==> 11-24: inputs <==
Design axi_to_apb_bridge, start of the top module:
module axi_to_apb_bridge (
    input  logic        clk,
    input  logic        rst_n,
    input  logic [31:0] awaddr,
    input  logic        awvalid,
    output logic        awready,
    input  logic [31:0] wdata,
    input  logic        wvalid,
    output logic        wready,
    output logic        bvalid,
    input  logic        bready,
    output logic        PSEL,
    output logic        PENABLE,
    output logic        PWRITE,
    output logic [31:0] PADDR,
    output logic [31:0] PWDATA
);
==> flow/config.mk <==
export PLATFORM = sky130hd
export DESIGN_NAME = axi_to_apb_bridge
export DESIGN_NICKNAME = axi_to_apb_bridge
export VERILOG_FILES = /design/flow/design.v
export SDC_FILE = /design/flow/constraint.sdc
export NUM_CORES = 4
export LEC_CHECK = 0
export ABC_AREA = 0
export CAP_MARGIN = 0
export CELL_PAD_IN_SITES_DETAIL_PLACEMENT = 1
export CELL_PAD_IN_SITES_GLOBAL_PLACEMENT = 3
export CORE_MARGIN = 2
export CORE_UTILIZATION = 21
export CTS_CLUSTER_SIZE = 68
export GPL_ROUTABILITY_DRIVEN = 1
export GPL_TIMING_DRIVEN = 1
export HOLD_SLACK_MARGIN = 0.28
export MAX_ROUTING_LAYER = met4
export MIN_ROUTING_LAYER = met2
export SLEW_MARGIN = 20
==> flow/constraint.sdc <==
create_clock -name core_clock -period 4.02 [get_ports {clk}]
set_input_delay 0.8040 -clock core_clock [delete_from_list [all_inputs] [get_ports {clk}]]
set_output_delay 0.8040 -clock core_clock [all_outputs]
set_load 0.01 [all_outputs]
run.sh (not shown) runs the stock make flow with config.mk's settings and CLKGATE_MAP_FILE=.
==> 12-19 (differences from 11-24) <==
==> flow/config.mk (replaced) <==
export PLATFORM = sky130hd
export DESIGN_NAME = axi_to_apb_bridge
export DESIGN_NICKNAME = axi_to_apb_bridge
export VERILOG_FILES = /design/flow/design.v
export SDC_FILE = /design/flow/constraint.sdc
export NUM_CORES = 4
export LEC_CHECK = 0
export CAP_MARGIN = 30
export CORE_MARGIN = 2
export CORE_UTILIZATION = 61
export CTS_CLUSTER_DIAMETER = 305
export CTS_CLUSTER_SIZE = 98
export GPL_ROUTABILITY_DRIVEN = 0
export MAX_ROUTING_LAYER = met5
export MIN_ROUTING_LAYER = met1
export SLEW_MARGIN = 10
export TNS_END_PERCENT = 20
==> 06-18 (differences from 11-24) <==
==> flow/config.mk (replaced) <==
export PLATFORM = sky130hd
export DESIGN_NAME = axi_to_apb_bridge
export DESIGN_NICKNAME = axi_to_apb_bridge
export VERILOG_FILES = /design/flow/design.v
export SDC_FILE = /design/flow/constraint.sdc
export NUM_CORES = 4
export LEC_CHECK = 0
export ABC_AREA = 1
export CAP_MARGIN = 0
export CORE_MARGIN = 2
export CORE_UTILIZATION = 72
export CTS_CLUSTER_DIAMETER = 315
export CTS_CLUSTER_SIZE = 72
export PLACE_DENSITY_LB_ADDON = 0.01
export SETUP_SLACK_MARGIN = 0.27
export SLEW_MARGIN = 20
==> flow/constraint.sdc (replaced) <==
create_clock -name core_clock -period 0.917 [get_ports {clk}]
set_input_delay 0.1834 -clock core_clock [delete_from_list [all_inputs] [get_ports {clk}]]
set_output_delay 0.1834 -clock core_clock [all_outputs]
set_load 0.01 [all_outputs]
==> flow_summary.toml <==
# synthesis and place-and-route metrics
[status]
status = "timing/DRC/antenna clean"

[timing]
clock-skew-final_ns = 0.01295

[flow_run]
cap_violations = 0

[critical_path]
cp_max_fo = 11
worstSetupPathDepth = 6

[layout]
top_area_cell_class = "sequential cells"

[power_and_ir_drop]
netSwitchingPower_mw = 2.370

[grt]
use_met2_pct = 24.89

[clocking]
ctsResizeCount = 0
[end of results for 11-24]
==> flow_summary.toml <==
# yosys + openroad results
[status]
status = "stopped before the end"
lastStage = "3_3_place_gp"
first-error = "[ERROR FLW-0024] Place density exceeds 1.0 (current PLACE_DENSITY_LB_ADDON =  0.01). Please check if the value of  PLACE_DENSITY_LB_ADDON is between 0 and 0.99."

[synth]
netlist_area_um2 = 7246
yosys_area_um2 = 7246
largest_area_cell = "dfrtp_1"
top_cells_by_area = "dfrtp_1, nand2_1, nor2_1"
ys_sh_simple_pct = 36.61

[floorplan]
initCoreUtil_pct = 74.13
[end of results for 06-18]
==> flow_summary.toml <==
# synthesis and place-and-route metrics
[critical_path]
worstSetupPathDepth = 6
cp_max_fo = 39

[status]
status = "timing/DRC/antenna clean"

[grt]
use_met2_pct = 47.24

[flow_run]
cap_violations = 0

[power_and_ir_drop]
netSwitchingPower_mw = 2.187

[timing]
clock-skew-final_ns = 0.008730
[end of results for 12-19]

* * *

==> inputs of v4 <==
Starting RTL as in the previous note.
==> flow/config.mk <==
export PLATFORM = sky130hd
export DESIGN_NAME = axi_to_apb_bridge
export DESIGN_NICKNAME = axi_to_apb_bridge
export VERILOG_FILES = /design/flow/design.v
export SDC_FILE = /design/flow/constraint.sdc
export NUM_CORES = 4
export LEC_CHECK = 0
export ABC_AREA = 1
export CAP_MARGIN = 20
export CORE_MARGIN = 2
export CORE_UTILIZATION = 70
export CTS_CLUSTER_DIAMETER = 200
export CTS_CLUSTER_SIZE = 68
export PLACE_DENSITY = 0.35
export SETUP_SLACK_MARGIN = 0.56
export SLEW_MARGIN = 20
==> flow/constraint.sdc <==
create_clock -name core_clock -period 1.84 [get_ports {clk}]
set_input_delay 0.3680 -clock core_clock [delete_from_list [all_inputs] [get_ports {clk}]]
set_output_delay 0.3680 -clock core_clock [all_outputs]
set_load 0.01 [all_outputs]
==> v8: changes against v4 <==
CAP_MARGIN = 5   (was 20)
CORE_UTILIZATION = 71   (was 70)
CTS_CLUSTER_DIAMETER = 195   (was 200)
CTS_CLUSTER_SIZE = 49   (was 68)
GPL_ROUTABILITY_DRIVEN = 0   (was not set)
MAX_ROUTING_LAYER = met5   (was not set)
MIN_ROUTING_LAYER = met1   (was not set)
SETUP_SLACK_MARGIN = not set   (was 0.56)
SLEW_MARGIN = 0   (was 20)
==> flow/constraint.sdc (replaced) <==
create_clock -name core_clock -period 1.86 [get_ports {clk}]
set_input_delay 0.3720 -clock core_clock [delete_from_list [all_inputs] [get_ports {clk}]]
set_output_delay 0.3720 -clock core_clock [all_outputs]
set_load 0.01 [all_outputs]
==> comparison table <==
Result of the run: v8 did not finish; v4 did not finish
Last stage reached: v8 5_1_grt; v4 4_1_cts
Die area: v8 0.0110 mm^2; v4 0.0112 mm^2
Core utilization before placement: v8 73.8%; v4 71.1%
Worst Setup Slack post-DPL: v8 -0.0649 ns; v4 -0.0450 ns
Number of enable-type register cells in the synthesized netlist: v8 0; v4 0
Max-area cell share: v8 47.0%; v4 47.0%
Synthesis Warnings: v8 1; v4 1
Gate count of the mapped netlist: v8 1018; v4 1018
Hpwl dp: v8 16100 um; v4 15000 um
Placed Instance Area: v8 0.00885 mm^2; v4 0.00893 mm^2
Cell type with the largest total area after synthesis: v8 dfrtp_1; v4 dfrtp_1
Simple share: v8 36.6%; v4 36.6%
Cell count after placement: v8 1274; v4 1280
Horizontal extent of the die: v8 105 um; v4 106 um
Vertical die size: v8 105 um; v4 106 um
Post-synth design cell area: v8 0.00725 mm^2; v4 0.00725 mm^2
Post-synthesis cell count from yosys: v8 1018; v4 1018
Most common flop cell mapped by yosys: v8 dfrtp_1; v4 dfrtp_1
Cell Rows: v8 36; v4 37
Post-synthesis async set-or-reset flop share: v8 100%; v4 100%
Core region area: v8 0.00982 mm^2; v4 0.0102 mm^2
